## red
Design cpu, start of the top module:
module cpu (clk, rst, imem_addr, imem_data, test, test1);
	input clk, rst;
	output [6:0]imem_addr;
	input  [31:0]imem_data;
	output  [31:0]test;
	output [31:0]test1;
wire	 [31:0] inst;
wire   [31:0]ctrl, ctrl0, ctrl1, ctrl2;
wire   [20:0]controle;
wire	 [31:0]resultado;
wire   [31:0]data_out2;
wire   [31:0]pc;
wire	 [4:0]addr1, addr2, addr_in;
wire	 [31:0]out1, out2, out3;
wire	 [31:0]in;
wire	 rw;
wire	 [15:0]offset;
wire	 [31:0]offset32;
wire   sel1;
wire	 [31:0] imm;
wire   [31:0] data_out1;
wire	 [31:0]address_0;
wire	 [31:0] data_in;
wire	 [31:0]outrg1, outrg2;
wire	 [31:0] M, B, D, D1;
	assign imem_addr = pc[6:0];
	assign data_out2 = imem_data;
	PC PC(
		.rst(rst),
		.clk(clk),
		.pc(pc)
	);
ffD FF1(
		.rst(rst),
		.clk(clk),
		.Din(data_out2),
		.Dout(inst)
);
	registerFile RegisterFile(
		.addr1(inst[25:21]),
		.addr2(inst[20:16]),
		.out1(outrg1),
		.out2(outrg2),
		.addr_in(ctrl2[4:0]), 
		.in(out2),
		.rst(rst),
		.clk(clk)
	);
	control Controlador(
		.instruction(inst),
		.ctrl(controle)
	);
	extend Extend(
		.offset(inst[15:0]),
		.offset32(offset32)
	);
	ffD FF2(
		.rst(rst),
		.clk(clk),
		.Din(offset32),
		.Dout(imm)
		);
	ffD CONTROLE_0(
		.rst(rst),
		.clk(clk),
		.Din({11'b00000000000, controle[20:0]}),
		.Dout(ctrl0)
		);
	mux1 Mux1(
		.Sel(ctrl0[18]),
		.A(outrg2),
		.B(imm),
		.Out(out1)
	);
	alu Unidade_logica(
		.ctl(ctrl0[20:19]),
		.a(outrg1),
		.b(out1), 
		.resultado(resultado)
	);
	mux1 Mux3(
		.Sel(ctrl0[16]),
		.A(D),
		.B(resultado),
		.Out(out3)
	);
	ffD FF3(
		.rst(rst),
		.clk(clk),
		.Din(resultado),
		.Dout(D)
		);
	ffD CONTROLE_1(
		.rst(rst),
		.clk(clk),
		.Din(ctrl0),
		.Dout(ctrl1)
		);
	data_memory DataMemory(
		.address_0(out3[12:0]),
		.cs_0(ctrl1[15]),
  ...
make LEC_CHECK=0 ABC_AREA=0 CAP_MARGIN=20 CELL_PAD_IN_SITES_GLOBAL_PLACEMENT=3 CORE_MARGIN=2 CORE_UTILIZATION=40 GPL_TIMING_DRIVEN=0 MAX_ROUTING_LAYER=met4 PLACE_DENSITY_LB_ADDON=0.05 SETUP_SLACK_MARGIN=0.35 SLEW_MARGIN=10 TNS_END_PERCENT=15 finish   # period 5.5 ns
run.sh (not shown) runs the stock make flow with config.mk's settings and CLKGATE_MAP_FILE=.
red completed end to end with timing, DRC and antenna clean.
For blue, these inputs were changed with respect to red:
- ABC_AREA: 0 -> unset
- GPL_TIMING_DRIVEN: 0 -> unset
- SLEW_MARGIN: 10 -> 20
- CTS_CLUSTER_SIZE: unset -> 14
- MAX_ROUTING_LAYER: met4 -> unset
- CELL_PAD_IN_SITES_GLOBAL_PLACEMENT: 3 -> unset
- CORE_UTILIZATION: 40 -> 72
- TNS_END_PERCENT: 15 -> unset
- PLACE_DENSITY_LB_ADDON: 0.05 -> 0.25
- SETUP_SLACK_MARGIN: 0.35 -> 0.95
- the clock period (ns, I/O delays scaled along): 5.5 -> 3.77
==> results <==
- Layout checks on blue: not met. Flow itself completed; violations: setup timing.
- Comparing blue and red, placed wire-length estimate is lower on blue.
- Status: synthesized cell area parity (blue, red)
- Multiplexer fraction of the synthesized cell area: red vs blue, no meaningful difference
- Final estimated routing congestion in global placement was lower in red than in blue.
- Re number of well-tap cells placed: blue and red aren't equal, and the higher value belongs to red.
- Of the two values seen for power group with the highest consumption, registers was produced by blue and the clock network by red.
- Relative contribution of the clock network to total power was lower in the run labelled blue.
- On blue: maximum frequency is 13% higher than what red gave.
- Worst setup slack after placement, blue and red: smaller value in red
- | area growth from synthesis to layout | blue vs red | 4.1 points lower |
Input-level comparison between green and blue:
- clearing SETUP_SLACK_MARGIN, which used to be 0.95
- clearing PLACE_DENSITY_LB_ADDON, which used to be 0.25
- clearing CTS_CLUSTER_SIZE, which used to be 14
- swapping 72 for 51 in CORE_UTILIZATION
- swapping 3.77 for 5.3 in the clock period (ns, I/O delays scaled along)
- Completing all stages was not enough for blue: its layout failed the final checks because of setup timing.
- green reached the end of the flow, and the finished layout is clean on the timing, DRC and antenna checks.
- Design area (green vs. blue) decreases by a few percent
- Highest-delay cell along the critical path = or4_2: green; highest-delay cell along the critical path = or4_4: blue
- Compared with blue, in green routed wire length now smaller, signal arrival time at the worst endpoint increased 330 ps.
What orange does differently from green at the input level:
- an added CTS_CLUSTER_DIAMETER of 96
- an added TNS_END_PERCENT of 65
- an added CTS_CLUSTER_SIZE of 14
- a change of CORE_UTILIZATION from 51 to 66
- a change of the clock period (ns, I/O delays scaled along) from 5.3 to 3.55
Notes after the runs:
Switching portion of total power: orange higher than green. Of the two values seen for end point of the critical path, DataMemory.WORD[3].q[21] was produced by green and FF3.Dout[31] by orange. Effective utilization at floorplan in orange vs green: up 15 points. Number of buffers other than clock buffers in the final layout went up by more than half going from green to orange. Placed wire-length estimate: orange higher than green. To summarise orange: no stage aborted, but the layout did not pass its checks, failing on setup timing. Sort green and orange by setup slack, descending, and green comes first. The lower critical path depth of green and orange is in green. Any difference in count of endpoints failing hold in the final timing report between orange and green is small enough to ignore. Going from green to orange, final area grows by about 2%. orange ends up with higher maximum clock frequency than green does.
Changes in purple relative to orange:
- removing TNS_END_PERCENT (formerly 65)
- changing CTS_CLUSTER_DIAMETER from 96 to 399
- setting PLACE_DENSITY_LB_ADDON to 0.2 for the first time
- changing CORE_UTILIZATION from 66 to 72
- setting SETUP_SLACK_MARGIN to -0.37 for the first time
- changing the clock period (ns, I/O delays scaled along) from 3.55 to 3.75
==> comparison <==
[purple] flow finished | final checks: failed | reasons: setup timing
Compared with orange, in purple post-synthesis adder-cell area fraction roughly the same, power consumed by the clock network shows a reduction of about 4%, cell area after placement saw a decrease, cell area roughly the same.
Diff orange..purple | area after synthesis | unchanged
purple vs orange: first-iteration DRC count up
For the met2 track utilization from global routing, purple came in 8.6 points higher than orange did.
Power figures rest on the tool's default switching activity, not on a simulated workload.
